==> design/flow/design.v <==
`timescale 1ns / 1ps
module DiscriminantCalculator(
    input signed [31:0] SphereX,
    input signed [31:0] SphereY,
    input signed [31:0] SphereZ,
    input [31:0] SphereRadius,
    input signed [31:0] RayStartX,
    input signed [31:0] RayStartY,
    input signed [31:0] RayStartZ,
    input signed [31:0] RayDirX,
    input signed [31:0] RayDirY,
    input signed [31:0] RayDirZ,
    output signed [31:0] Discriminant,
    output signed [31:0] B_out,
    output QuickIntersects,
    input CLK,
    input aresetn,
    input InputValid,
    output InputReady,
    output OutputReady
    );
    parameter waiting = 2'b00;
    parameter reading = 2'b01;
    parameter process = 2'b10;
    parameter process2 = 2'b11;
    logic [1:0] nextState;
    logic [1:0] state;
    logic signed [31:0] dx;
    logic signed [31:0] dy;
    logic signed [31:0] dz;
    logic signed [31:0] discriminant;
    logic signed [31:0] A;
    logic signed [31:0] B;
    logic signed [31:0] C;
    logic signed [31:0] distX;
    logic signed [31:0] distY;
    logic signed [31:0] distZ;
    logic [31:0] sphereRadiusSquared;
    assign InputReady = (state == waiting);
    assign OutputReady = (state == process2);
    assign Discriminant = discriminant;
    assign B_out = B;
    assign QuickIntersects = (discriminant > 0);
    always_ff@(posedge CLK) begin
        if (aresetn == 1'b0) begin
            state <= waiting;
        end else begin
            state <= nextState;
        end
        if (nextState == reading) begin
            dx <= RayDirX;
            dy <= RayDirY;
            dz <= RayDirZ;
            distX <= RayStartX - SphereX;
            distY <= RayStartY - SphereY;
            distZ <= RayStartZ - SphereZ;
            sphereRadiusSquared <= SphereRadius * SphereRadius;
            A <= RayDirX * RayDirX + RayDirY * RayDirY + RayDirZ * RayDirZ;
        end else if (nextState == process) begin
            B <= (dx * distX + dy * distY + dz * distZ) << 1;
            C <= (distX * distX + distY * distY + distZ * distZ) - sphereRadiusSquared;
        end else if (nextState == process2) begin
            discriminant <= B * B - 4 * A * C;
        end         
    end
    always_comb begin
        case (state) 
        waiting:
            if (InputValid) begin
                nextState = reading;
            end else begin
                nextState = waiting;
            end            
        reading:
            nextState = process;
        process:
            nextState = process2;
        process2:
            nextState = waiting;
        endcase
    end
endmodule
==> design/flow/run.sh <==
#!/bin/bash
# the make line also repeats each setting of config.mk as NAME=value (left out here)
make -C /OpenROAD-flow-scripts/flow DESIGN_CONFIG=/design/flow/config.mk WORK_HOME=/design/flow/orfs CLKGATE_MAP_FILE= finish
==> design/flow/config.mk <==
export PLATFORM = sky130hd
export DESIGN_NAME = DiscriminantCalculator
export DESIGN_NICKNAME = DiscriminantCalculator
export VERILOG_FILES = /design/flow/design.v
export SDC_FILE = /design/flow/constraint.sdc
export NUM_CORES = 4
export LEC_CHECK = 0
export CAP_MARGIN = 25
export CELL_PAD_IN_SITES_GLOBAL_PLACEMENT = 1
export CORE_ASPECT_RATIO = 0.68
export CORE_MARGIN = 3
export CORE_UTILIZATION = 68
export CTS_CLUSTER_DIAMETER = 166
export CTS_CLUSTER_SIZE = 17
export GPL_TIMING_DRIVEN = 1
export MAX_ROUTING_LAYER = met5
export PLACE_DENSITY_LB_ADDON = 0.24
export SETUP_SLACK_MARGIN = 2.46
export SLEW_MARGIN = 20
export TNS_END_PERCENT = 30
==> design/flow/constraint.sdc <==
create_clock -name core_clock -period 9.55 [get_ports {CLK}]
set_input_delay 1.9100 -clock core_clock [delete_from_list [all_inputs] [get_ports {CLK}]]
set_output_delay 1.9100 -clock core_clock [all_outputs]
set_load 0.01 [all_outputs]
==> flow_summary.json, run 1 <==
{
  "max-clock-path-buffers": 3,
  "worst_setup_hold_path_clk_slew_ps": 100,
  "synthMostInstantiatedCell": "inv_1",
  "clock_sink_count": 340,
  "min_delay_worst_endpoint": "state[0]",
  "enable_flop_cells": 336,
  "tritoncts_clock_tree": "built",
  "crit-reg2reg-capture": "C[29]",
  "timing.hold.ws_ps": 517,
  "dr.pass1.iters": 7,
  "largest_combinational_cell_category_by_area": "adder cells",
  "post-route-util_pct": 77.7,
  "top_layer_used": "met5",
  "warnings": 79,
  "gr-total-overflow": 0,
  "place.gp.congestion": 1.01,
  "post_synth_most_frequent_cells": "inv_1 (5614), fa_1 (4365), nand2_1 (2101), ha_1 (1699), and2_1 (1586)",
  "adder_cell_area_share_of_the_yosys_netlist_pct": 62.6,
  "met3WireLength_mm": 81.3,
  "fmax_mhz": 109,
  "std_cell_rows": 152,
  "drt_first_iter_violations": 12562,
  "critical_path.max_stage_delay_ps": 570,
  "drv_slew": 0,
  "critPathMostFrequentCell": "fa_1",
  "critical_path_peak_fanout": 5,
  "hold_path.startpoint": "state[0]",
  "grt_max_degree": 73,
  "design.final.nets": 25878,
  "final_hold_violations": 0,
  "max_slew.worst_pin.slew_ps": 1020,
  "clockRootBuffer": "clkbuf_16",
  "yosys_area_mm2": 0.174,
  "reg2reg_depth": 28,
  "drt-wirelength-per-cell_um": 23.1,
  "wirelength_mm": 530,
  "detail-route-antenna-nets": 0,
  "hold_depth": 2,
  "worst_ep_required_time_ps": 10030,
  "cpLargestDelayFamily": "adder cells",
  "synth_area_mm2": 0.174,
  "detail_route.drc_violations": 0,
  "layout_worst_path_cycle_share_pct": 96.0,
  "synth_compound_gate_area_share_pct": 2.41,
  "maxSlewHeadroom_pct": 31.6,
  "first_pass_grt_wire_length_mm": 813,
  "ys_sh_xor_pct": 3.84,
  "met2RoutedLength_mm": 216,
  "period_needed_ps": 9160,
  "critPathKind": "input port to register",
  "mux_share_pct": 0.0346,
  "yosys_simple_share_pct": 11.7,
  "post_layout_worst_setup_margin_ps": 385,
  "ctsHtreeMaxLevel": 1,
  "critPathCapture": "A[27]",
  "dpl.hpwl_mm": 454,
  "synth_cell_type_count": 75,
  "worst_reg2reg_path_startpoint": "distZ[2]",
  "synth_top_flop_cell": "edfxtp_1",
  "placement.setup.worst_slack_ps": -998,
  "synth_largest_type_area_fraction_pct": 50.3,
  "pin_count": 390,
  "dieArea_mm2": 0.262,
  "min-delay-path-class": "register to register",
  "synthesis.instances": 18271,
  "cp_slowest_cell": "fa_2",
  "cts_buffers": 26,
  "grt_antenna_before_repair": 53,
  "floorplan.die.height_um": 423,
  "outcome": "complete, no violations",
  "number_of_global_route_vias_before_repair": 134945,
  "endpoints_failing_setup": 0,
  "rsz0062_at_grt": "true",
  "vias": 125931,
  "cp_num_cells": 27,
  "synth-seq-cells": 340,
  "insertion_delay_of_the_later_clocked_pin_in_the_worst_skew_pair_ps": 740,
  "worst_setup_path_start_kind": "input port",
  "vias_per_cell": 5.49,
  "yosys.area.top_type": "fa_1",
  "timing.clock.skew_ps": 58.2,
  "fp-utilization_pct": 68.6,
  "startpoint": "RayDirY[5]",
  "worst-endpoint-arrival_ps": 9650,
  "route.layer.met1.wl_mm": 205,
  "core_area_mm2": 0.253,
  "grt_usage_pct": 41.9,
  "die_width_um": 619,
  "r2r_slack_ps": 390,
  "average_footprint_of_a_synthesized_cell_um2": 9.50,
  "port_buffers": 374,
  "fillerInstances": 17471,
  "areaGrowthSynthToFinish_pct": 13.3,
  "synthesis.yosys.warnings": 1,
  "post_synth_main_area_contributors": "fa_1 (50%), ha_1 (12%), inv_1 (12%), edfxtp_1 (5.8%), and2_1 (5.7%)",
  "synth-cells-yosys": 18271,
  "synthArstFlopShare_pct": 0,
  "element_type_at_the_critical_path_end": "register",
  "path_buffers": 7,
  "synth_seq_share_pct": 5.86,
  "max-cap-violations": 0
}
-- what timing repair did --
item,in CTS,in global routing
endpoints found under the setup margin,111,111
cloned,14,3
resized,457,499
hold buffers,0,0
buffers inserted,139,143
pin swaps,304,322
-- per-layer routing --
metal  vias up  GRT usage, %
li1      54386             -
met1     63167          59.1
met2      7289          57.7
met3      1065          16.9
met4        24          16.5
met5         -          1.50
-- per-stage QoR --
step	cells	setup TNS (ps)	area (um^2)
2_1_floorplan	18273	-151970	174000
3_3_place_gp	22552	-9770	190000
3_5_place_dp	22552	-10590	190000
4_1_cts	22739	0	194000
5_1_grt	22922	0	197000
6_report	22939	0	197000
-- final cells by class --
type	count	area (um^2)	area share (%)
Antenna cell	54	135	0.0687
Tap cell	3388	4240	2.16
Sequential cell	340	10200	5.17
Clock inverter	8	97.6	0.0496
Multi-Input combinational cell	11677	142000	72.4
Inverter	5614	21100	10.7
Timing Repair Buffer	1832	17900	9.10
Clock buffer	26	651	0.331
==> run 2, diff against run 1 <==
CAP_MARGIN = 20   (was 25)
CELL_PAD_IN_SITES_GLOBAL_PLACEMENT = unset   (was 1)
CORE_ASPECT_RATIO = unset   (was 0.68)
CORE_MARGIN = 2   (was 3)
CORE_UTILIZATION = 71   (was 68)
CTS_CLUSTER_DIAMETER = unset   (was 166)
CTS_CLUSTER_SIZE = 43   (was 17)
GPL_TIMING_DRIVEN = unset   (was 1)
MAX_ROUTING_LAYER = unset   (was met5)
PLACE_DENSITY = 0.67   (was unset)
PLACE_DENSITY_LB_ADDON = unset   (was 0.24)
SETUP_SLACK_MARGIN = unset   (was 2.46)
TNS_END_PERCENT = unset   (was 30)
clock period = 9.01 ns   (was 9.55 ns; I/O delays follow)
==> run 2 against run 1 <==
Effect of this change:
- the layout now fails its checks (setup timing)
- worst setup slack worse by 590 ps
- core utilization is 3.3 points higher
- hold slack better by 17 ps
- cell count is 0.30% lower
- synthesized area stayed put
- synthesized cell count stayed put
- first-iteration DRC count is 18% lower
- global-route usage is 0.28 points lower
- non-clock buffer count is 94 higher
==> flow_summary.json, run 2 <==
{
  "outcome": "finished with violations",
  "so_faults": "setup timing",
  "max-clock-path-buffers": 3,
  "detail-route-antenna-nets": 0,
  "clock_sink_count": 340,
  "synth_compound_gate_area_share_pct": 2.41,
  "dpl.hpwl_mm": 427,
  "place.gp.congestion": 0.985,
  "largest_combinational_cell_category_by_area": "adder cells",
  "max-cap-violations": 0,
  "synth_top_flop_cell": "edfxtp_1",
  "element_type_at_the_critical_path_end": "register",
  "fillerInstances": 15886,
  "timing.hold.ws_ps": 534,
  "endpoints_failing_setup": 14,
  "worst_setup_path_start_kind": "register",
  "post-route-util_pct": 80.9,
  "critical_path.max_stage_delay_ps": 570,
  "post_dp_cell_area_mm2": 0.192,
  "drt_first_iter_violations": 10241,
  "cts_buffers": 49,
  "synth-cells-yosys": 18271,
  "synth_area_mm2": 0.174,
  "startpoint": "distX[3]",
  "warnings": 85,
  "areaGrowthSynthToFinish_pct": 13.4,
  "synthesis.yosys.warnings": 1,
  "grt_max_degree": 115,
  "yosys_simple_share_pct": 11.7,
  "finish.instance_area_mm2": 0.197,
  "synth_largest_type_area_fraction_pct": 50.3,
  "yosys.area.top_type": "fa_1",
  "std_cell_rows": 181,
  "worst_setup_hold_path_clk_slew_ps": 60,
  "floorplan.die.height_um": 498,
  "wirelength_mm": 500,
  "tritoncts_clock_tree": "built",
  "cp_num_cells": 32,
  "worst_ep_required_time_ps": 9570,
  "adder_cell_area_share_of_the_yosys_netlist_pct": 62.6,
  "synth_cell_type_count": 75,
  "critical_path_peak_fanout": 8,
  "detail_route.drc_violations": 0,
  "worst-endpoint-arrival_ps": 9780,
  "hold_path.startpoint": "state[2]",
  "worst_reg2reg_path_startpoint": "distX[3]",
  "synth_seq_share_pct": 5.86,
  "max_slew.worst_pin.slew_ps": 1170,
  "reg2reg_depth": 32,
  "insertion_delay_of_the_later_clocked_pin_in_the_worst_skew_pair_ps": 740,
  "cts_hold_buf": 0,
  "maxSlewHeadroom_pct": 21.2,
  "rsz0062_at_grt": "true",
  "clockRootBuffer": "clkbuf_16",
  "die_width_um": 498,
  "core_area_mm2": 0.243,
  "first_pass_grt_wire_length_mm": 779,
  "grt_antenna_before_repair": 28,
  "critPathMostFrequentCell": "fa_1",
  "gr-total-overflow": 0,
  "r2r_slack_ps": -210,
  "ys_sh_xor_pct": 3.84,
  "path_buffers": 9,
  "cp_slowest_cell": "fa_1",
  "post_synth_main_area_contributors": "fa_1 (50%), ha_1 (12%), inv_1 (12%), edfxtp_1 (5.8%), and2_1 (5.7%)",
  "vias_per_cell": 5.50,
  "design.final.nets": 25995,
  "yosys_area_mm2": 0.174,
  "crit-reg2reg-capture": "C[29]",
  "timing.clock.skew_ps": 70.7,
  "drt-wirelength-per-cell_um": 21.9,
  "critPathKind": "register to register",
  "min-delay-path-class": "register to register",
  "synthesis.instances": 18271,
  "drv_slew": 0,
  "critPathCapture": "C[29]",
  "port_buffers": 374,
  "fmax_mhz": 109,
  "final_hold_violations": 0,
  "enable_flop_cells": 336,
  "placement.setup.worst_slack_ps": -1420,
  "layout_worst_path_cycle_share_pct": 102,
  "average_footprint_of_a_synthesized_cell_um2": 9.50,
  "dr.pass1.iters": 6,
  "synthMostInstantiatedCell": "inv_1",
  "finalSetupTns_ps": -1390,
  "post_synth_most_frequent_cells": "inv_1 (5614), fa_1 (4365), nand2_1 (2101), ha_1 (1699), and2_1 (1586)",
  "pin_count": 390,
  "cpLargestDelayFamily": "adder cells",
  "grt_usage_pct": 41.6,
  "hold_depth": 1,
  "period_needed_ps": 9220,
  "post_layout_worst_setup_margin_ps": -206,
  "synth-seq-cells": 340,
  "mux_share_pct": 0.0346,
  "vias": 125738,
  "fp-utilization_pct": 71.4,
  "synthArstFlopShare_pct": 0,
  "number_of_global_route_vias_before_repair": 137590,
  "dieArea_mm2": 0.248,
  "min_delay_worst_endpoint": "state[1]",
  "ctsHtreeMaxLevel": 2
}
==> run 2: layer usage <==
| metal | GRT usage [%] | vias to the layer above | share of wire (%) |
|---|---|---|---|
| met1 | 54.5 | 63607 | 36 |
| li1 | - | 54632 | - |
| met2 | 64.0 | 6117 | 45 |
| met3 | 11.0 | 1368 | 12 |
| met4 | 22.2 | 14 | 7.1 |
| met5 | 0 | - | 0.019 |
==> run 2: final cells by class <==
type / count / area, um^2 / area share, %
inverters: 5614 / 21100 / 10.7
diodes: 21 / 52.6 / 0.0267
clock buffers: 55 / 1250 / 0.634
flip-flops and latches: 340 / 10200 / 5.17
repair buffers: 1926 / 18400 / 9.34
clock inverters: 36 / 377 / 0.191
multi-input cells: 11677 / 142000 / 71.9
well taps: 3202 / 4010 / 2.04
==> run 2: repair_timing <==
action | in CTS | in global routing
resized | 282 | 310
hold endpoints to repair | 0 | 0
cloned | 9 | 10
buffers inserted | 56 | 88
setup endpoints to repair | 22 | 34
pin swaps | 165 | 295
==> run 2: metrics by stage <==
stage / std cells
floorplan: 18273
global placement: 22608
detailed placement: 22608
CTS: 22763
global route: 22852
finish: 22871
==> run 3, diff against run 2 <==
CELL_PAD_IN_SITES_DETAIL_PLACEMENT = 1   (was unset)
CELL_PAD_IN_SITES_GLOBAL_PLACEMENT = 3   (was unset)
CORE_UTILIZATION = 53   (was 71)
CTS_CLUSTER_SIZE = 74   (was 43)
MAX_ROUTING_LAYER = met5   (was unset)
PLACE_DENSITY = 0.57   (was 0.67)
SETUP_SLACK_MARGIN = 2.42   (was unset)
clock period = 17.5 ns   (was 9.01 ns; I/O delays follow)
==> run 3 against run 2 <==
Effect of this change:
- core utilization down 25 points
- largest cell class unchanged
- clock skew down 33 ps
- the run now finishes clean
- critical path type is now input port to register
- synthesized cell count unchanged
==> flow_summary.json, run 3 <==
{
  "cpLargestDelayFamily": "adder cells",
  "outcome": "complete, no violations",
  "drt-wirelength-per-cell_um": 23.5,
  "final_hold_violations": 0,
  "max_slew.worst_pin.slew_ps": 1230,
  "post_cts_buffers": 0,
  "warnings": 84,
  "detail_route.drc_violations": 0,
  "r2r_slack_ps": 6480,
  "synthesis.yosys.warnings": 1,
  "grt_usage_pct": 33.7,
  "std_cell_rows": 210,
  "ys_sh_xor_pct": 3.84,
  "grt_max_degree": 105,
  "worst_setup_path_start_kind": "input port",
  "synth-seq-cells": 340,
  "max-cap-violations": 0,
  "clock_sink_count": 340,
  "clockRootBuffer": "clkbuf_16",
  "insertion_delay_of_the_later_clocked_pin_in_the_worst_skew_pair_ps": 740,
  "max-clock-path-buffers": 3,
  "detail-route-antenna-nets": 0,
  "worst-endpoint-arrival_ps": 12870,
  "worst_reg2reg_path_startpoint": "distZ[6]",
  "port_buffers": 374,
  "fmax_mhz": 80.6,
  "post_dp_cell_area_mm2": 0.182,
  "finish.instance_area_mm2": 0.184,
  "floorplan.die.height_um": 576,
  "largest_combinational_cell_category_by_area": "adder cells",
  "maxSlewHeadroom_pct": 18.2,
  "areaGrowthSynthToFinish_pct": 6.03,
  "min_delay_worst_endpoint": "state[0]",
  "reg2reg_depth": 31,
  "synthesis.instances": 18271,
  "cp_num_cells": 27,
  "first_pass_grt_wire_length_mm": 837,
  "design.final.nets": 24692,
  "gr-total-overflow": 0,
  "rsz0062_at_grt": "false",
  "critPathKind": "input port to register",
  "drv_slew": 0,
  "vias": 119613,
  "synthArstFlopShare_pct": 0,
  "pin_count": 390,
  "synth_compound_gate_area_share_pct": 2.41,
  "drt_first_iter_violations": 6713,
  "critical_path_peak_fanout": 6,
  "enable_flop_cells": 336,
  "startpoint": "RayDirZ[12]",
  "fillerInstances": 37097,
  "period_needed_ps": 12410,
  "synth-cells-yosys": 18271,
  "post_synth_most_frequent_cells": "inv_1 (5614), fa_1 (4365), nand2_1 (2101), ha_1 (1699), and2_1 (1586)",
  "yosys_area_mm2": 0.174,
  "average_footprint_of_a_synthesized_cell_um2": 9.50,
  "dpl.hpwl_mm": 446,
  "finalSetupTns_ps": 0,
  "element_type_at_the_critical_path_end": "register",
  "yosys.area.top_type": "fa_1",
  "place.gp.congestion": 0.889,
  "timing.clock.skew_ps": 37.3,
  "yosys_simple_share_pct": 11.7,
  "post_layout_worst_setup_margin_ps": 5090,
  "dr.pass1.iters": 5,
  "endpoints_failing_setup": 0,
  "ctsHtreeMaxLevel": 2,
  "path_buffers": 6,
  "tritoncts_clock_tree": "built",
  "synth_cell_type_count": 75,
  "fp-utilization_pct": 53.2,
  "adder_cell_area_share_of_the_yosys_netlist_pct": 62.6,
  "met3WireLength_mm": 30.6,
  "cts_hold_buf": 0,
  "synth_area_mm2": 0.174,
  "ctsResizeCount": 0,
  "route.layer.met1.wl_mm": 226,
  "synth_top_flop_cell": "edfxtp_1",
  "top_layer_used": "met5",
  "number_of_global_route_vias_before_repair": 139033,
  "mux_share_pct": 0.0346,
  "wirelength_mm": 535,
  "critPathMostFrequentCell": "fa_1",
  "synth_largest_type_area_fraction_pct": 50.3,
  "worst_setup_hold_path_clk_slew_ps": 60,
  "dieArea_mm2": 0.332,
  "crit-reg2reg-capture": "C[29]",
  "placement.setup.worst_slack_ps": 4370,
  "critPathCapture": "A[28]",
  "min-delay-path-class": "register to register",
  "critical_path.max_stage_delay_ps": 970,
  "hold_depth": 2,
  "grt_antenna_before_repair": 34,
  "met2RoutedLength_mm": 254,
  "cp_slowest_cell": "clkdlybuf4s50_1",
  "vias_per_cell": 5.27,
  "synth_seq_share_pct": 5.86,
  "die_width_um": 576,
  "cts_buffers": 48,
  "synthMostInstantiatedCell": "inv_1",
  "hold_path.startpoint": "state[0]",
  "layout_worst_path_cycle_share_pct": 70.9,
  "post_synth_main_area_contributors": "fa_1 (50%), ha_1 (12%), inv_1 (12%), edfxtp_1 (5.8%), and2_1 (5.7%)",
  "core_area_mm2": 0.327,
  "worst_ep_required_time_ps": 17960
}
-- run 3: layout make-up --
| cell class | instances | area (um^2) | area share (%) |
|---|---|---|---|
| Multi-Input combinational cell | 11677 | 140000 | 76.1 |
| Inverter | 5614 | 21100 | 11.4 |
| Sequential cell | 340 | 10200 | 5.53 |
| Timing Repair Buffer | 624 | 5610 | 3.05 |
| Tap cell | 4346 | 5440 | 2.95 |
| Clock buffer | 53 | 1240 | 0.674 |
| Clock inverter | 37 | 490 | 0.266 |
| Antenna cell | 21 | 52.6 | 0.0285 |
-- run 3: through the flow --
| step | util, % | hold slack (ps) | instances |
|---|---|---|---|
| 6_report | 56.4 | 534 | 22712 |
| 5_1_grt | 56.3 | 570 | 22692 |
| 4_1_cts | 56.3 | 536 | 22691 |
| 2_1_floorplan | - | 495 | 18273 |
| 3_5_place_dp | 55.8 | 501 | 22601 |
| 3_3_place_gp | 55.8 | 484 | 22601 |
-- run 3: layer usage --
metal / vias to the layer above / global-route usage [%]
met4: 10 / 12.1
met3: 703 / 4.29
li1: 51951 / -
met1: 63812 / 45.8
met2: 3137 / 55.6
met5: - / 0
==> run 4, diff against run 3 <==
CELL_PAD_IN_SITES_DETAIL_PLACEMENT = unset   (was 1)
CELL_PAD_IN_SITES_GLOBAL_PLACEMENT = unset   (was 3)
CORE_ASPECT_RATIO = 0.5   (was unset)
CORE_UTILIZATION = 40   (was 53)
CTS_CLUSTER_DIAMETER = 143   (was unset)
CTS_CLUSTER_SIZE = 16   (was 74)
MAX_ROUTING_LAYER = unset   (was met5)
PLACE_DENSITY = unset   (was 0.57)
SETUP_SLACK_MARGIN = unset   (was 2.42)
TNS_END_PERCENT = 15   (was unset)
clock period = 11.0 ns   (was 17.5 ns; I/O delays follow)
==> run 4 against run 3 <==
Effect of this change:
- still clean on timing, DRC and antenna
- sequential share of layout area decreased by 0.11 points
- sequential cell count unchanged
- via count decreased by 0.57%
- critical path depth increased by 3
- die size increased by 32%
- largest cell class unchanged
- highest routed layer unchanged
==> flow_summary.json, run 4 <==
{
  "outcome": "complete, no violations",
  "hold_depth": 2,
  "critPathKind": "input port to register",
  "r2r_slack_ps": 530,
  "post_synth_most_frequent_cells": "inv_1 (5614), fa_1 (4365), nand2_1 (2101), ha_1 (1699), and2_1 (1586)",
  "grt_usage_pct": 24.3,
  "max_slew.worst_pin.slew_ps": 1280,
  "fp-utilization_pct": 40.1,
  "dieArea_mm2": 0.440,
  "worst_ep_required_time_ps": 11510,
  "element_type_at_the_critical_path_end": "register",
  "detail-route-antenna-nets": 0,
  "synth_compound_gate_area_share_pct": 2.41,
  "floorplan.die.height_um": 470,
  "ctsHtreeMaxLevel": 1,
  "post_layout_worst_setup_margin_ps": 488,
  "fillerInstances": 42023,
  "dpl.hpwl_mm": 460,
  "max-cap-violations": 0,
  "std_cell_rows": 171,
  "die_width_um": 936,
  "vias_per_cell": 4.88,
  "mux_share_pct": 0.0346,
  "first_pass_grt_wire_length_mm": 808,
  "critical_path_peak_fanout": 14,
  "yosys_area_mm2": 0.174,
  "cts_hold_buf": 0,
  "worst_reg2reg_path_startpoint": "distZ[10]",
  "enable_flop_cells": 336,
  "min_delay_worst_endpoint": "state[0]",
  "endpoints_failing_setup": 0,
  "synth-seq-cells": 340,
  "tritoncts_clock_tree": "built",
  "max-clock-path-buffers": 3,
  "timing.clock.skew_ps": 89.8,
  "critPathCapture": "A[27]",
  "clockRootBuffer": "clkbuf_16",
  "path_buffers": 8,
  "placement.setup.worst_slack_ps": -213,
  "clock_sink_count": 340,
  "synthesis.yosys.warnings": 1,
  "critical_path.max_stage_delay_ps": 570,
  "adder_cell_area_share_of_the_yosys_netlist_pct": 62.6,
  "drt-wirelength-per-cell_um": 21.3,
  "hold_path.startpoint": "state[0]",
  "grt_antenna_before_repair": 54,
  "synth_seq_share_pct": 5.86,
  "drv_slew": 0,
  "synthesis.instances": 18271,
  "flop_area_mm2": 0.0102,
  "rsz0062_at_grt": "false",
  "core_area_mm2": 0.433,
  "ys_sh_xor_pct": 3.84,
  "synth_cell_type_count": 75,
  "insertion_delay_of_the_later_clocked_pin_in_the_worst_skew_pair_ps": 760,
  "synth_largest_type_area_fraction_pct": 50.3,
  "warnings": 80,
  "synth-cells-yosys": 18271,
  "critPathMostFrequentCell": "fa_1",
  "worst_setup_path_start_kind": "input port",
  "fmax_mhz": 95.1,
  "synth_area_mm2": 0.174,
  "port_buffers": 374,
  "worst-endpoint-arrival_ps": 11020,
  "synthMostInstantiatedCell": "inv_1",
  "crit-reg2reg-capture": "C[29]",
  "yosys_simple_share_pct": 11.7,
  "post_cts_buffers": 0,
  "cpLargestDelayFamily": "adder cells",
  "final_hold_violations": 0,
  "startpoint": "RayDirZ[0]",
  "areaGrowthSynthToFinish_pct": 8.10,
  "drt_first_iter_violations": 7138,
  "cp_num_cells": 30,
  "place.gp.congestion": 0.943,
  "cp_slowest_cell": "fa_1",
  "yosys.area.top_type": "fa_1",
  "average_footprint_of_a_synthesized_cell_um2": 9.50,
  "number_of_global_route_vias_before_repair": 134792,
  "cts_buffers": 28,
  "grt_max_degree": 140,
  "min-delay-path-class": "register to register",
  "reg2reg_depth": 28,
  "dr.pass1.iters": 6,
  "layout_worst_path_cycle_share_pct": 95.6,
  "maxSlewHeadroom_pct": 15.0,
  "period_needed_ps": 10510,
  "wirelength_mm": 519,
  "vias": 118936,
  "pin_count": 390,
  "gr-total-overflow": 0,
  "worst_setup_hold_path_clk_slew_ps": 80,
  "largest_combinational_cell_category_by_area": "adder cells",
  "ctsResizeCount": 0,
  "synth_top_flop_cell": "edfxtp_1",
  "synthArstFlopShare_pct": 0,
  "post_synth_main_area_contributors": "fa_1 (50%), ha_1 (12%), inv_1 (12%), edfxtp_1 (5.8%), and2_1 (5.7%)",
  "detail_route.drc_violations": 0,
  "logic_area_mm2": 0.140,
  "design.final.nets": 24935
}
==> run 4: layer usage <==
metal	part of all wire, %	up-vias	global-route usage, %	wire (um)
met3	6.7	849	3.85	34900
met4	6.5	18	12.4	33500
met1	40	62012	31.4	207000
li1	-	52446	-	-
met5	0.020	-	0	105
met2	47	3611	39.9	244000
==> run 4: metrics by stage <==
step | std cells | cell area (um^2) | TNS, ps | utilization (%) | hold WS [ps]
floorplan | 18273 | 174000 | 0 | - | 495
global placement | 24306 | 187000 | -594 | 43.1 | 483
detailed placement | 24308 | 187000 | -415 | 43.1 | 490
CTS | 24346 | 187000 | 0 | 43.3 | 509
global route | 24369 | 188000 | 0 | 43.3 | 540
finish | 24396 | 188000 | 0 | 43.3 | 512
==> run 4: cell type report <==
type | count | share of cell area (%)
Clock buffer | 29 | 0.375
Tap cell | 5795 | 3.86
Multi-Input combinational cell | 11677 | 74.6
Antenna cell | 45 | 0.0600
Inverter | 5614 | 11.2
Sequential cell | 340 | 5.42
Timing Repair Buffer | 887 | 4.36
Clock inverter | 9 | 0.0953
==> run 5, diff against run 4 <==
ABC_AREA = 1   (was unset)
CORE_ASPECT_RATIO = unset   (was 0.5)
CORE_UTILIZATION = 62   (was 40)
CTS_CLUSTER_DIAMETER = unset   (was 143)
CTS_CLUSTER_SIZE = 98   (was 16)
TNS_END_PERCENT = unset   (was 15)
clock period = 7.57 ns   (was 11.0 ns; I/O delays follow)
==> run 5 against run 4 <==
Effect of this change:
- now fails the layout checks on antenna rules, setup timing
- synthesized area is 4.7% higher
- worst setup slack got worse by 1600 ps
- critical path depth rose by 2
- sequential cell count did not move
- hold slack got worse by 23 ps
- clock-buffer cell count rose by 27
==> flow_summary.json, run 5 <==
{
  "grt_antenna_before_repair": 33,
  "critical_path_peak_fanout": 7,
  "insertion_delay_of_the_later_clocked_pin_in_the_worst_skew_pair_ps": 780,
  "min_delay_worst_endpoint": "state[1]",
  "synth_compound_gate_area_share_pct": 1.87,
  "synth-cells-yosys": 21702,
  "flop_area_mm2": 0.0102,
  "wirelength_mm": 547,
  "logic_area_mm2": 0.144,
  "areaGrowthSynthToFinish_pct": 19.6,
  "grt_usage_pct": 38.2,
  "synth_area_mm2": 0.182,
  "max-cap-violations": 0,
  "drv_slew": 0,
  "worst_reg2reg_path_startpoint": "distY[2]",
  "r2r_slack_ps": -1140,
  "post_synth_main_area_contributors": "fa_1 (48%), inv_1 (16%), ha_1 (12%), nand2_1 (10%), edfxtp_1 (5.5%)",
  "average_footprint_of_a_synthesized_cell_um2": 8.38,
  "warnings": 76,
  "floorplan.die.height_um": 546,
  "layout_worst_path_cycle_share_pct": 115,
  "max-clock-path-buffers": 3,
  "core_area_mm2": 0.291,
  "vias": 142607,
  "post-route-util_pct": 74.7,
  "synth_seq_share_pct": 5.59,
  "worst_ep_required_time_ps": 8060,
  "synthesis.instances": 21702,
  "die_width_um": 546,
  "fp-utilization_pct": 62.4,
  "clockRootBuffer": "clkbuf_16",
  "grt_max_degree": 87,
  "design.final.nets": 30517,
  "hold_path.startpoint": "state[2]",
  "final_hold_violations": 0,
  "cts_buffers": 51,
  "detail-route-antenna-nets": 1,
  "hold_depth": 2,
  "path_buffers": 12,
  "synth-seq-cells": 340,
  "std_cell_rows": 198,
  "mux_share_pct": 0,
  "crit-reg2reg-capture": "C[29]",
  "min-delay-path-class": "register to register",
  "worst-endpoint-arrival_ps": 9200,
  "dieArea_mm2": 0.298,
  "synth_cell_type_count": 56,
  "timing.hold.ws_ps": 489,
  "detail_route.drc_violations": 0,
  "fillerInstances": 22430,
  "final_cells": 28089,
  "synth_largest_type_area_fraction_pct": 48.1,
  "maxSlewHeadroom_pct": 25.2,
  "cp_slowest_cell": "fa_1",
  "post_layout_worst_setup_margin_ps": -1140,
  "critical_path.max_stage_delay_ps": 600,
  "startpoint": "distY[2]",
  "worst_setup_hold_path_clk_slew_ps": 60,
  "outcome": "finished with violations",
  "drt_first_iter_violations": 9890,
  "reg2reg_depth": 32,
  "timing.clock.skew_ps": 49.4,
  "synthMostInstantiatedCell": "inv_1",
  "gr-total-overflow": 0,
  "enable_flop_cells": 336,
  "place.gp.congestion": 1.03,
  "dpl.hpwl_mm": 483,
  "drt-wirelength-per-cell_um": 19.5,
  "largest_combinational_cell_category_by_area": "adder cells",
  "synthArstFlopShare_pct": 0,
  "yosys_simple_share_pct": 12.1,
  "first_pass_grt_wire_length_mm": 865,
  "cp_num_cells": 32,
  "clock_sink_count": 340,
  "tritoncts_clock_tree": "built",
  "synth_top_flop_cell": "edfxtp_1",
  "cpLargestDelayFamily": "adder cells",
  "yosys_area_mm2": 0.182,
  "so_faults": "antenna rules, setup timing",
  "rsz0062_at_grt": "true",
  "critPathKind": "register to register",
  "post_synth_most_frequent_cells": "inv_1 (7690), nand2_1 (4959), fa_1 (4365), ha_1 (1699), clkbuf_1 (489)",
  "synthesis.yosys.warnings": 1,
  "critPathCapture": "C[29]",
  "dp_cells": 27761,
  "ys_sh_xor_pct": 3.08,
  "period_needed_ps": 8710,
  "placement.setup.worst_slack_ps": -2280,
  "worst_setup_path_start_kind": "register",
  "element_type_at_the_critical_path_end": "register",
  "number_of_global_route_vias_before_repair": 155576,
  "critPathMostFrequentCell": "fa_1",
  "dr.pass1.iters": 8,
  "adder_cell_area_share_of_the_yosys_netlist_pct": 59.8,
  "port_buffers": 375,
  "endpoints_failing_setup": 79,
  "max_slew.worst_pin.slew_ps": 1120,
  "pin_count": 390,
  "vias_per_cell": 5.08,
  "ctsHtreeMaxLevel": 2,
  "yosys.area.top_type": "fa_1",
  "fmax_mhz": 115
}
==> run 5: layer usage <==
layer,vias up,GRT usage [%],routed length (um)
met5,-,0,113
met4,16,23.0,41900
met3,1325,5.44,37700
met2,4752,64.3,265000
met1,71485,46.9,202000
li1,65029,-,-
==> run 5: area by class of cell <==
cell class                      instances  area share (%)
Inverter                             7698            13.3
Tap cell                             3900            2.24
Clock buffer                           56           0.595
Sequential cell                       340            4.68
Timing Repair Buffer                 3124            13.0
Antenna cell                           19          0.0219
Multi-Input combinational cell      12915            66.0
Clock inverter                         37           0.173
==> run 5: metrics by stage <==
step / setup TNS, ps / area [um^2]
floorplan: -546180 / 184000
global placement: -90630 / 210000
detailed placement: -96040 / 210000
CTS: -42910 / 216000
global route: -66200 / 217000
finish: -43620 / 218000
==> run 5: timing repair <==
action / CTS / global route
hold buffers: 0 / 0
buffers inserted: 152 / 55
resized: 815 / 386
pin swaps: 461 / 327
setup endpoints to repair: 86 / 96
gates cloned: 16 / 1
==> run 6, diff against run 5 <==
CELL_PAD_IN_SITES_DETAIL_PLACEMENT = 2   (was unset)
CORE_ASPECT_RATIO = 0.7   (was unset)
CORE_UTILIZATION = 28   (was 62)
CTS_CLUSTER_DIAMETER = 167   (was unset)
CTS_CLUSTER_SIZE = 84   (was 98)
GPL_ROUTABILITY_DRIVEN = 0   (was unset)
MAX_ROUTING_LAYER = met4   (was unset)
MIN_ROUTING_LAYER = met1   (was unset)
PLACE_DENSITY = 0.53   (was unset)
SETUP_SLACK_MARGIN = 1.6   (was unset)
clock period = 5.94 ns   (was 7.57 ns; I/O delays follow)
==> run 6 against run 5 <==
Effect of this change:
- the flow now stops in global routing
- synthesized area did not move
- die size increased by 120%
- synthesized cell count did not move
==> flow_summary.json, run 6 <==
{
  "synthesis.yosys.warnings": 1,
  "cts_buffers": 23,
  "ys_sh_xor_pct": 3.08,
  "post_synth_most_frequent_cells": "inv_1 (7690), nand2_1 (4959), fa_1 (4365), ha_1 (1699), clkbuf_1 (489)",
  "synth_largest_type_area_fraction_pct": 48.1,
  "yosys_simple_share_pct": 12.1,
  "adder_cell_area_share_of_the_yosys_netlist_pct": 59.8,
  "yosys_area_mm2": 0.182,
  "average_footprint_of_a_synthesized_cell_um2": 8.38,
  "synthMostInstantiatedCell": "inv_1",
  "gr-total-overflow": 3642,
  "synth_seq_share_pct": 5.59,
  "dpl.hpwl_mm": 1010,
  "floorplan.die.height_um": 678,
  "stop_error": "[ERROR GRT-0116] Global routing finished with congestion. Check the congestion regions in the DRC Viewer.",
  "mux_share_pct": 0,
  "synth-cells-yosys": 21702,
  "max-clock-path-buffers": 3,
  "cts_hold_buf": 0,
  "grt_usage_pct": 69.8,
  "port_buffers": 375,
  "synth_top_flop_cell": "edfxtp_1",
  "core_area_mm2": 0.647,
  "synth_cell_type_count": 56,
  "post_synth_main_area_contributors": "fa_1 (48%), inv_1 (16%), ha_1 (12%), nand2_1 (10%), edfxtp_1 (5.5%)",
  "synth-seq-cells": 340,
  "clockRootBuffer": "clkbuf_16",
  "synth_compound_gate_area_share_pct": 1.87,
  "outcome": "did not finish",
  "dieArea_mm2": 0.656,
  "std_cell_rows": 247,
  "ctsHtreeMaxLevel": 1,
  "yosys.area.top_type": "fa_1",
  "stopped_at": "global routing",
  "synth_area_mm2": 0.182,
  "fp-utilization_pct": 28.1,
  "synthesis.instances": 21702,
  "largest_combinational_cell_category_by_area": "adder cells",
  "clock_sink_count": 340,
  "placement.setup.worst_slack_ps": -4630,
  "pin_count": 390,
  "synthArstFlopShare_pct": 0,
  "enable_flop_cells": 336,
  "die_width_um": 967
}
[run 6: per-layer routing]
metal / GRT overflow / track usage, %
met3: 507 / 63.4
met2: 1805 / 81.0
met5: - / -
met1: 471 / 69.5
met4: 859 / 57.1
[run 6: what timing repair did]
item / in CTS
pin swaps: 567
buffers inserted: 274
gates resized: 1601
endpoints found under the setup margin: 132
gates cloned: 16
[run 6: stage by stage]
step | setup TNS [ps] | std cells | area, um^2
after CTS | -273740 | 32914 | 227000
after detailed placement | -367140 | 32582 | 218000
after global placement | -281040 | 32582 | 218000
after floorplan | -1004940 | 21704 | 184000
==> run 7, diff against run 6 <==
ABC_AREA = unset   (was 1)
CAP_MARGIN = 5   (was 20)
CELL_PAD_IN_SITES_DETAIL_PLACEMENT = unset   (was 2)
CELL_PAD_IN_SITES_GLOBAL_PLACEMENT = 1   (was unset)
CORE_ASPECT_RATIO = unset   (was 0.7)
CORE_MARGIN = 7   (was 2)
CORE_UTILIZATION = 40   (was 28)
CTS_CLUSTER_DIAMETER = unset   (was 167)
CTS_CLUSTER_SIZE = unset   (was 84)
GPL_ROUTABILITY_DRIVEN = unset   (was 0)
GPL_TIMING_DRIVEN = 1   (was unset)
MAX_ROUTING_LAYER = unset   (was met4)
MIN_ROUTING_LAYER = unset   (was met1)
PLACE_DENSITY = unset   (was 0.53)
SETUP_SLACK_MARGIN = unset   (was 1.6)
clock period = 11.0 ns   (was 5.94 ns; I/O delays follow)
==> run 7 against run 6 <==
Effect of this change:
- the run now finishes clean
- synthesized area down 4.5%
- synthesized cell count down 16%
- die size down 31%
==> flow_summary.json, run 7 <==
{
  "dp_cells": 24245,
  "detail-route-antenna-nets": 0,
  "mux_share_pct": 0.0346,
  "areaGrowthSynthToFinish_pct": 8.68,
  "post-route-util_pct": 43.7,
  "wirelength_mm": 549,
  "post_synth_most_frequent_cells": "inv_1 (5614), fa_1 (4365), nand2_1 (2101), ha_1 (1699), and2_1 (1586)",
  "vias": 116290,
  "post_dp_cell_area_mm2": 0.187,
  "worst_setup_hold_path_clk_slew_ps": 70,
  "max_slew.worst_pin.slew_ps": 1200,
  "hold_path.startpoint": "state[0]",
  "pin_count": 390,
  "min_delay_worst_endpoint": "state[0]",
  "synth_compound_gate_area_share_pct": 2.41,
  "cts_buffers": 53,
  "fillerInstances": 42668,
  "post_cts_buffers": 0,
  "cts_hold_buf": 0,
  "cpLargestDelayFamily": "adder cells",
  "crit-reg2reg-capture": "B[30]",
  "synth-seq-cells": 340,
  "floorplan.die.height_um": 673,
  "cp_num_cells": 31,
  "synthMostInstantiatedCell": "inv_1",
  "synth_cell_type_count": 75,
  "synth_area_mm2": 0.174,
  "period_needed_ps": 10500,
  "worst_setup_path_start_kind": "register",
  "timing.clock.skew_ps": 45.1,
  "clockRootBuffer": "clkbuf_16",
  "startpoint": "distZ[9]",
  "warnings": 80,
  "grt_antenna_before_repair": 45,
  "gr-total-overflow": 0,
  "element_type_at_the_critical_path_end": "register",
  "post_layout_worst_setup_margin_ps": 498,
  "dpl.hpwl_mm": 484,
  "worst_reg2reg_path_startpoint": "distZ[9]",
  "port_buffers": 374,
  "placement.setup.worst_slack_ps": -90.7,
  "synth_seq_share_pct": 5.86,
  "timing.hold.ws_ps": 509,
  "rsz0062_at_grt": "false",
  "endpoints_failing_setup": 0,
  "worst-endpoint-arrival_ps": 10990,
  "enable_flop_cells": 336,
  "synthArstFlopShare_pct": 0,
  "final_hold_violations": 0,
  "fmax_mhz": 95.2,
  "grt_max_degree": 133,
  "synth_top_flop_cell": "edfxtp_1",
  "layout_worst_path_cycle_share_pct": 95.5,
  "first_pass_grt_wire_length_mm": 833,
  "dr.pass1.iters": 5,
  "drv_slew": 0,
  "ctsResizeCount": 0,
  "insertion_delay_of_the_later_clocked_pin_in_the_worst_skew_pair_ps": 740,
  "r2r_slack_ps": 500,
  "synth-cells-yosys": 18271,
  "core_area_mm2": 0.432,
  "largest_combinational_cell_category_by_area": "adder cells",
  "design.final.nets": 24977,
  "yosys_area_mm2": 0.174,
  "grt_usage_pct": 24.7,
  "yosys.area.top_type": "fa_1",
  "finalSetupTns_ps": 0,
  "average_footprint_of_a_synthesized_cell_um2": 9.50,
  "critPathCapture": "B[30]",
  "worst_ep_required_time_ps": 11490,
  "max-cap-violations": 0,
  "ctsHtreeMaxLevel": 2,
  "drt-wirelength-per-cell_um": 22.6,
  "std_cell_rows": 241,
  "critical_path_peak_fanout": 11,
  "detail_route.drc_violations": 0,
  "critical_path.max_stage_delay_ps": 1090,
  "critPathMostFrequentCell": "fa_1",
  "hold_depth": 2,
  "synthesis.instances": 18271,
  "synth_largest_type_area_fraction_pct": 50.3,
  "clock_sink_count": 340,
  "maxSlewHeadroom_pct": 20.0,
  "die_width_um": 673,
  "adder_cell_area_share_of_the_yosys_netlist_pct": 62.6,
  "critPathKind": "register to register",
  "cp_slowest_cell": "edfxtp_1",
  "finish.instance_area_mm2": 0.189,
  "path_buffers": 10,
  "fp-utilization_pct": 40.2,
  "max-clock-path-buffers": 3,
  "ys_sh_xor_pct": 3.84,
  "drt_first_iter_violations": 6543,
  "dieArea_mm2": 0.453,
  "post_synth_main_area_contributors": "fa_1 (50%), ha_1 (12%), inv_1 (12%), edfxtp_1 (5.8%), and2_1 (5.7%)",
  "place.gp.congestion": 0.877,
  "yosys_simple_share_pct": 11.7,
  "tritoncts_clock_tree": "built",
  "vias_per_cell": 4.77,
  "reg2reg_depth": 31,
  "number_of_global_route_vias_before_repair": 128906,
  "synthesis.yosys.warnings": 1,
  "final_cells": 24359,
  "min-delay-path-class": "register to register",
  "outcome": "complete, no violations"
}
-- run 7: cell type report --
class                      count  area (um^2)  area share (%)
multi-input combinational  11677       140000            74.2
tap                         5710         7140            3.79
inverter                    5614        21100            11.2
timing repair buffer         904         8500            4.51
sequential                   340        10200            5.39
clock inverter                36          387           0.205
antenna                       15         37.5          0.0199
clock buffer                  63         1390           0.739
-- run 7: per-layer routing --
metal / GRT usage [%] / up-vias / share of wire (%) / wire (um)
li1: - / 52587 / - / -
met1: 33.6 / 60687 / 44 / 239000
met2: 42.3 / 2552 / 48 / 266000
met3: 3.15 / 444 / 5.1 / 27900
met4: 5.87 / 20 / 2.9 / 15900
met5: 0 / - / 0.023 / 124
==> run 8, diff against run 7 <==
ABC_AREA = 1   (was unset)
CAP_MARGIN = 35   (was 5)
CORE_ASPECT_RATIO = 1.33   (was unset)
CORE_MARGIN = 2   (was 7)
CORE_UTILIZATION = 68   (was 40)
CTS_CLUSTER_DIAMETER = 166   (was unset)
CTS_CLUSTER_SIZE = 17   (was unset)
GPL_ROUTABILITY_DRIVEN = 1   (was unset)
MAX_ROUTING_LAYER = met5   (was unset)
PLACE_DENSITY_LB_ADDON = 0.24   (was unset)
SETUP_SLACK_MARGIN = -0.84   (was unset)
SLEW_MARGIN = 10   (was 20)
TNS_END_PERCENT = 30   (was unset)
clock period = 9.55 ns   (was 11.0 ns; I/O delays follow)
==> run 8 against run 7 <==
Effect of this change:
- the layout now fails its checks (setup timing)
- worst setup slack lost 870 ps
- sequential share of layout area shrank 0.21 points
- clock skew grew 21 ps
- clock-buffer cell count shrank 29
- critical endpoint is now A[29]
- design area grew 4.1%
==> flow_summary.json, run 8 <==
{
  "vias": 137661,
  "floorplan.die.height_um": 600,
  "synth_largest_type_area_fraction_pct": 48.1,
  "dieArea_mm2": 0.272,
  "grt_usage_pct": 40.3,
  "max_slew.worst_pin.slew_ps": 1030,
  "finish.instance_area_mm2": 0.196,
  "post_cts_buffers": 0,
  "fmax_mhz": 101,
  "synthArstFlopShare_pct": 0,
  "drv_slew": 0,
  "port_buffers": 375,
  "warnings": 71,
  "largest_combinational_cell_category_by_area": "adder cells",
  "critPathKind": "input port to register",
  "ctsResizeCount": 0,
  "yosys.area.top_type": "fa_1",
  "dpl.hpwl_mm": 448,
  "hold_depth": 2,
  "min-delay-path-class": "register to register",
  "path_buffers": 10,
  "drt-wirelength-per-cell_um": 20.0,
  "clock_sink_count": 340,
  "reg2reg_depth": 33,
  "grt_max_degree": 72,
  "synth_top_flop_cell": "edfxtp_1",
  "drt_first_iter_violations": 9350,
  "so_faults": "setup timing",
  "worst-endpoint-arrival_ps": 10420,
  "layout_worst_path_cycle_share_pct": 104,
  "areaGrowthSynthToFinish_pct": 7.99,
  "post_layout_worst_setup_margin_ps": -372,
  "critical_path_peak_fanout": 13,
  "yosys_area_mm2": 0.182,
  "enable_flop_cells": 336,
  "critPathCapture": "A[29]",
  "place.gp.congestion": 1.06,
  "final_hold_violations": 0,
  "average_footprint_of_a_synthesized_cell_um2": 8.38,
  "worst_setup_hold_path_clk_slew_ps": 100,
  "worst_setup_path_start_kind": "input port",
  "gr-total-overflow": 0,
  "cpLargestDelayFamily": "adder cells",
  "pin_count": 390,
  "timing.clock.skew_ps": 66.6,
  "wirelength_mm": 518,
  "synth_seq_share_pct": 5.59,
  "cts_hold_buf": 0,
  "synth-seq-cells": 340,
  "max-cap-violations": 0,
  "startpoint": "RayDirZ[6]",
  "number_of_global_route_vias_before_repair": 152737,
  "r2r_slack_ps": 100,
  "insertion_delay_of_the_later_clocked_pin_in_the_worst_skew_pair_ps": 750,
  "std_cell_rows": 218,
  "crit-reg2reg-capture": "C[29]",
  "worst_reg2reg_path_startpoint": "distZ[14]",
  "post_dp_cell_area_mm2": 0.195,
  "cp_num_cells": 34,
  "cp_slowest_cell": "fa_1",
  "fp-utilization_pct": 68.4,
  "maxSlewHeadroom_pct": 31.6,
  "post_synth_most_frequent_cells": "inv_1 (7690), nand2_1 (4959), fa_1 (4365), ha_1 (1699), clkbuf_1 (489)",
  "tritoncts_clock_tree": "built",
  "detail_route.drc_violations": 0,
  "core_area_mm2": 0.266,
  "period_needed_ps": 9920,
  "synthesis.yosys.warnings": 1,
  "mux_share_pct": 0,
  "endpoints_failing_setup": 6,
  "yosys_simple_share_pct": 12.1,
  "hold_path.startpoint": "state[0]",
  "max-clock-path-buffers": 3,
  "outcome": "finished with violations",
  "synthesis.instances": 21702,
  "synthMostInstantiatedCell": "inv_1",
  "min_delay_worst_endpoint": "state[0]",
  "clockRootBuffer": "clkbuf_16",
  "design.final.nets": 28736,
  "adder_cell_area_share_of_the_yosys_netlist_pct": 59.8,
  "detail-route-antenna-nets": 0,
  "post_synth_main_area_contributors": "fa_1 (48%), inv_1 (16%), ha_1 (12%), nand2_1 (10%), edfxtp_1 (5.5%)",
  "critical_path.max_stage_delay_ps": 690,
  "first_pass_grt_wire_length_mm": 824,
  "dr.pass1.iters": 8,
  "vias_per_cell": 5.32,
  "ctsHtreeMaxLevel": 1,
  "ys_sh_xor_pct": 3.08,
  "critPathMostFrequentCell": "fa_1",
  "die_width_um": 452,
  "synth_area_mm2": 0.182,
  "cts_buffers": 26,
  "element_type_at_the_critical_path_end": "register",
  "synth_cell_type_count": 56,
  "worst_ep_required_time_ps": 10050,
  "grt_antenna_before_repair": 24,
  "synth_compound_gate_area_share_pct": 1.87,
  "synth-cells-yosys": 21702
}
[run 8: through the flow]
step                worst slack [ps]  instances  hold slack, ps  utilization, %  setup TNS [ps]
floorplan                       -651      21704             451               -         -159730
global placement                -749      25828             462            73.5           -6370
detailed placement              -846      25831             471            73.5           -7950
CTS                            -81.3      25871             495            73.8            -124
global route                    -708      25883             529            73.9           -4510
finish                          -372      25889             501            73.9           -1390
[run 8: cell type report]
cell class / instances / area (um^2)
clock buffer: 34 / 702
antenna: 8 / 20.0
fill: 20585 / 69300
clock inverter: 6 / 71.3
sequential: 340 / 10200
tap: 3520 / 4400
timing repair buffer: 1368 / 12400
inverter: 7698 / 28900
multi-input combinational: 12915 / 140000
[run 8: metal layers]
metal	share of wire (%)	vias to the layer above	global-route usage (%)	routed length, um
li1	-	61414	-	-
met3	8.0	2014	8.14	41600
met2	48	5632	67.0	251000
met5	0.031	-	0	161
met4	12	18	36.7	61500
met1	32	68583	43.1	164000
==> run 9, diff against run 8 <==
CAP_MARGIN = 40   (was 35)
CELL_PAD_IN_SITES_GLOBAL_PLACEMENT = unset   (was 1)
CORE_ASPECT_RATIO = 0.5   (was 1.33)
CORE_UTILIZATION = 72   (was 68)
CTS_CLUSTER_DIAMETER = 376   (was 166)
CTS_CLUSTER_SIZE = 98   (was 17)
GPL_ROUTABILITY_DRIVEN = unset   (was 1)
GPL_TIMING_DRIVEN = unset   (was 1)
HOLD_SLACK_MARGIN = -0.1   (was unset)
MAX_ROUTING_LAYER = unset   (was met5)
PLACE_DENSITY = 0.39   (was unset)
PLACE_DENSITY_LB_ADDON = unset   (was 0.24)
SETUP_SLACK_MARGIN = -0.2   (was -0.84)
SLEW_MARGIN = 20   (was 10)
TNS_END_PERCENT = 5   (was 30)
clock period = 6.61 ns   (was 9.55 ns; I/O delays follow)
==> run 9 against run 8 <==
Effect of this change:
- synthesized area unchanged
- synthesized cell count unchanged
- die size decreased by 5.4%
- the run now fails in global routing
==> flow_summary.json, run 9 <==
{
  "synthesis.instances": 21702,
  "stopped_at": "global routing",
  "ctsHtreeMaxLevel": 1,
  "pin_count": 390,
  "synth_area_mm2": 0.182,
  "post_synth_most_frequent_cells": "inv_1 (7690), nand2_1 (4959), fa_1 (4365), ha_1 (1699), clkbuf_1 (489)",
  "placement.setup.worst_slack_ps": -3440,
  "adder_cell_area_share_of_the_yosys_netlist_pct": 59.8,
  "enable_flop_cells": 336,
  "fp-utilization_pct": 72.4,
  "yosys.area.top_type": "fa_1",
  "core_area_mm2": 0.251,
  "synthArstFlopShare_pct": 0,
  "post_synth_main_area_contributors": "fa_1 (48%), inv_1 (16%), ha_1 (12%), nand2_1 (10%), edfxtp_1 (5.5%)",
  "synth-seq-cells": 340,
  "synth_cell_type_count": 56,
  "dieArea_mm2": 0.257,
  "dpl.hpwl_mm": 522,
  "die_width_um": 715,
  "yosys_simple_share_pct": 12.1,
  "place.gp.congestion": 1.09,
  "port_buffers": 375,
  "max-clock-path-buffers": 3,
  "clock_sink_count": 340,
  "cts_buffers": 7,
  "yosys_area_mm2": 0.182,
  "synth-cells-yosys": 21702,
  "synth_largest_type_area_fraction_pct": 48.1,
  "mux_share_pct": 0,
  "ys_sh_xor_pct": 3.08,
  "synth_top_flop_cell": "edfxtp_1",
  "std_cell_rows": 130,
  "average_footprint_of_a_synthesized_cell_um2": 8.38,
  "synthMostInstantiatedCell": "inv_1",
  "synth_seq_share_pct": 5.59,
  "clockRootBuffer": "clkbuf_16",
  "outcome": "did not finish",
  "synth_compound_gate_area_share_pct": 1.87,
  "synthesis.yosys.warnings": 1,
  "cts_hold_buf": 0,
  "largest_combinational_cell_category_by_area": "adder cells",
  "floorplan.die.height_um": 359
}
## run 9: repair_timing
action,4_1_cts
endpoints found under the setup margin,108
buffers inserted,74
gates resized,663
pin swaps,230
cloned,1
## run 9: per-stage QoR
stage	std cells	utilization, %	setup TNS, ps	instance area (um^2)
after CTS	27259	83.8	-138560	211000
after detailed placement	27202	83.0	-207750	208000
after global placement	27201	83.0	-181110	208000
after floorplan	21704	-	-827440	182000
==> run 10, diff against run 9 <==
CAP_MARGIN = 35   (was 40)
CELL_PAD_IN_SITES_GLOBAL_PLACEMENT = 1   (was unset)
CORE_ASPECT_RATIO = 1.33   (was 0.5)
CORE_MARGIN = 3   (was 2)
CORE_UTILIZATION = 68   (was 72)
CTS_CLUSTER_DIAMETER = 166   (was 376)
CTS_CLUSTER_SIZE = 17   (was 98)
GPL_ROUTABILITY_DRIVEN = 0   (was unset)
GPL_TIMING_DRIVEN = 1   (was unset)
HOLD_SLACK_MARGIN = unset   (was -0.1)
MAX_ROUTING_LAYER = met5   (was unset)
PLACE_DENSITY = unset   (was 0.39)
PLACE_DENSITY_LB_ADDON = 0.24   (was unset)
SETUP_SLACK_MARGIN = 2.46   (was -0.2)
SLEW_MARGIN = 10   (was 20)
TNS_END_PERCENT = 30   (was 5)
clock period = 9.55 ns   (was 6.61 ns; I/O delays follow)
==> run 10 against run 9 <==
Effect of this change:
- now clean on timing, DRC and antenna
- synthesized cell count is the same
- die size grew 6.6%
- synthesized area is the same
==> flow_summary.json, run 10 <==
{
  "outcome": "complete, no violations",
  "dr.pass1.iters": 9,
  "r2r_slack_ps": 580,
  "min-delay-path-class": "register to register",
  "yosys.area.top_type": "fa_1",
  "synthesis.instances": 21702,
  "cts_hold_buf": 0,
  "hold_depth": 2,
  "endpoints_failing_setup": 0,
  "timing.hold.ws_ps": 471,
  "placement.setup.worst_slack_ps": -888,
  "clockRootBuffer": "clkbuf_16",
  "cp_num_cells": 34,
  "critPathCapture": "A[29]",
  "pin_count": 390,
  "synth-cells-yosys": 21702,
  "synthArstFlopShare_pct": 0,
  "largest_combinational_cell_category_by_area": "adder cells",
  "vias": 141510,
  "synth_top_flop_cell": "edfxtp_1",
  "insertion_delay_of_the_later_clocked_pin_in_the_worst_skew_pair_ps": 750,
  "startpoint": "RayDirY[4]",
  "die_width_um": 454,
  "synthesis.yosys.warnings": 1,
  "post_dp_cell_area_mm2": 0.195,
  "cp_slowest_cell": "fa_1",
  "clock_sink_count": 340,
  "warnings": 77,
  "post_synth_most_frequent_cells": "inv_1 (7690), nand2_1 (4959), fa_1 (4365), ha_1 (1699), clkbuf_1 (489)",
  "worst_reg2reg_path_startpoint": "dx[3]",
  "drv_slew": 0,
  "fmax_mhz": 109,
  "number_of_global_route_vias_before_repair": 155279,
  "areaGrowthSynthToFinish_pct": 12.0,
  "worst_ep_required_time_ps": 10060,
  "drt_first_iter_violations": 10900,
  "cpLargestDelayFamily": "adder cells",
  "gr-total-overflow": 0,
  "grt_antenna_before_repair": 26,
  "std_cell_rows": 218,
  "port_buffers": 375,
  "synth_area_mm2": 0.182,
  "synth_compound_gate_area_share_pct": 1.87,
  "dieArea_mm2": 0.274,
  "first_pass_grt_wire_length_mm": 846,
  "synth_cell_type_count": 56,
  "rsz0062_at_grt": "true",
  "post_synth_main_area_contributors": "fa_1 (48%), inv_1 (16%), ha_1 (12%), nand2_1 (10%), edfxtp_1 (5.5%)",
  "post_layout_worst_setup_margin_ps": 334,
  "enable_flop_cells": 336,
  "adder_cell_area_share_of_the_yosys_netlist_pct": 59.8,
  "fillerInstances": 19051,
  "ctsHtreeMaxLevel": 1,
  "min_delay_worst_endpoint": "state[1]",
  "design.final.nets": 29093,
  "finish.instance_area_mm2": 0.204,
  "max-cap-violations": 0,
  "floorplan.die.height_um": 602,
  "worst_setup_path_start_kind": "input port",
  "worst_setup_hold_path_clk_slew_ps": 90,
  "layout_worst_path_cycle_share_pct": 96.5,
  "yosys_area_mm2": 0.182,
  "critPathMostFrequentCell": "fa_1",
  "synth_seq_share_pct": 5.59,
  "wirelength_mm": 551,
  "critical_path.max_stage_delay_ps": 570,
  "flop_area_mm2": 0.0102,
  "finalSetupTns_ps": 0,
  "drt-wirelength-per-cell_um": 21.0,
  "mux_share_pct": 0,
  "average_footprint_of_a_synthesized_cell_um2": 8.38,
  "ys_sh_xor_pct": 3.08,
  "grt_max_degree": 126,
  "critPathKind": "input port to register",
  "detail_route.drc_violations": 0,
  "timing.clock.skew_ps": 43.2,
  "critical_path_peak_fanout": 4,
  "hold_path.startpoint": "state[2]",
  "tritoncts_clock_tree": "built",
  "crit-reg2reg-capture": "B[31]",
  "max_slew.worst_pin.slew_ps": 1100,
  "detail-route-antenna-nets": 0,
  "element_type_at_the_critical_path_end": "register",
  "yosys_simple_share_pct": 12.1,
  "maxSlewHeadroom_pct": 26.7,
  "path_buffers": 10,
  "grt_usage_pct": 41.1,
  "core_area_mm2": 0.266,
  "period_needed_ps": 9220,
  "synth_largest_type_area_fraction_pct": 48.1,
  "max-clock-path-buffers": 3,
  "fp-utilization_pct": 68.4,
  "final_hold_violations": 0,
  "logic_area_mm2": 0.142,
  "synth-seq-cells": 340,
  "vias_per_cell": 5.39,
  "worst-endpoint-arrival_ps": 9720,
  "reg2reg_depth": 26,
  "cts_buffers": 26,
  "synthMostInstantiatedCell": "inv_1",
  "dpl.hpwl_mm": 449
}
run 10: layout make-up:
class	instances	share of cell area (%)
clock buffer	35	0.347
multi-input combinational	12915	69.9
antenna	10	0.0123
sequential	340	5.00
inverter	7698	14.2
timing repair buffer	1725	8.35
clock inverter	7	0.0314
tap	3520	2.16
run 10: what timing repair did:
action / 4_1_cts / 5_1_grt
gates cloned: 13 / 8
pin swaps: 226 / 278
resized: 606 / 482
setup buffers: 270 / 84
endpoints found under the setup margin: 108 / 109
run 10: metrics by stage:
stage | std cells | util, %
after detailed placement | 25822 | 73.5
after CTS | 26147 | 75.6
after global placement | 25819 | 73.5
final | 26250 | 76.6
after global routing | 26244 | 76.6
after floorplan | 21704 | -
run 10: metal layers:
metal	vias up	GRT usage (%)	part of all wire, %
met5	-	0.231	0.063
met4	20	36.5	12
met3	2622	8.45	9.0
met2	6682	68.2	48
met1	70061	44.3	31
li1	62125	-	-
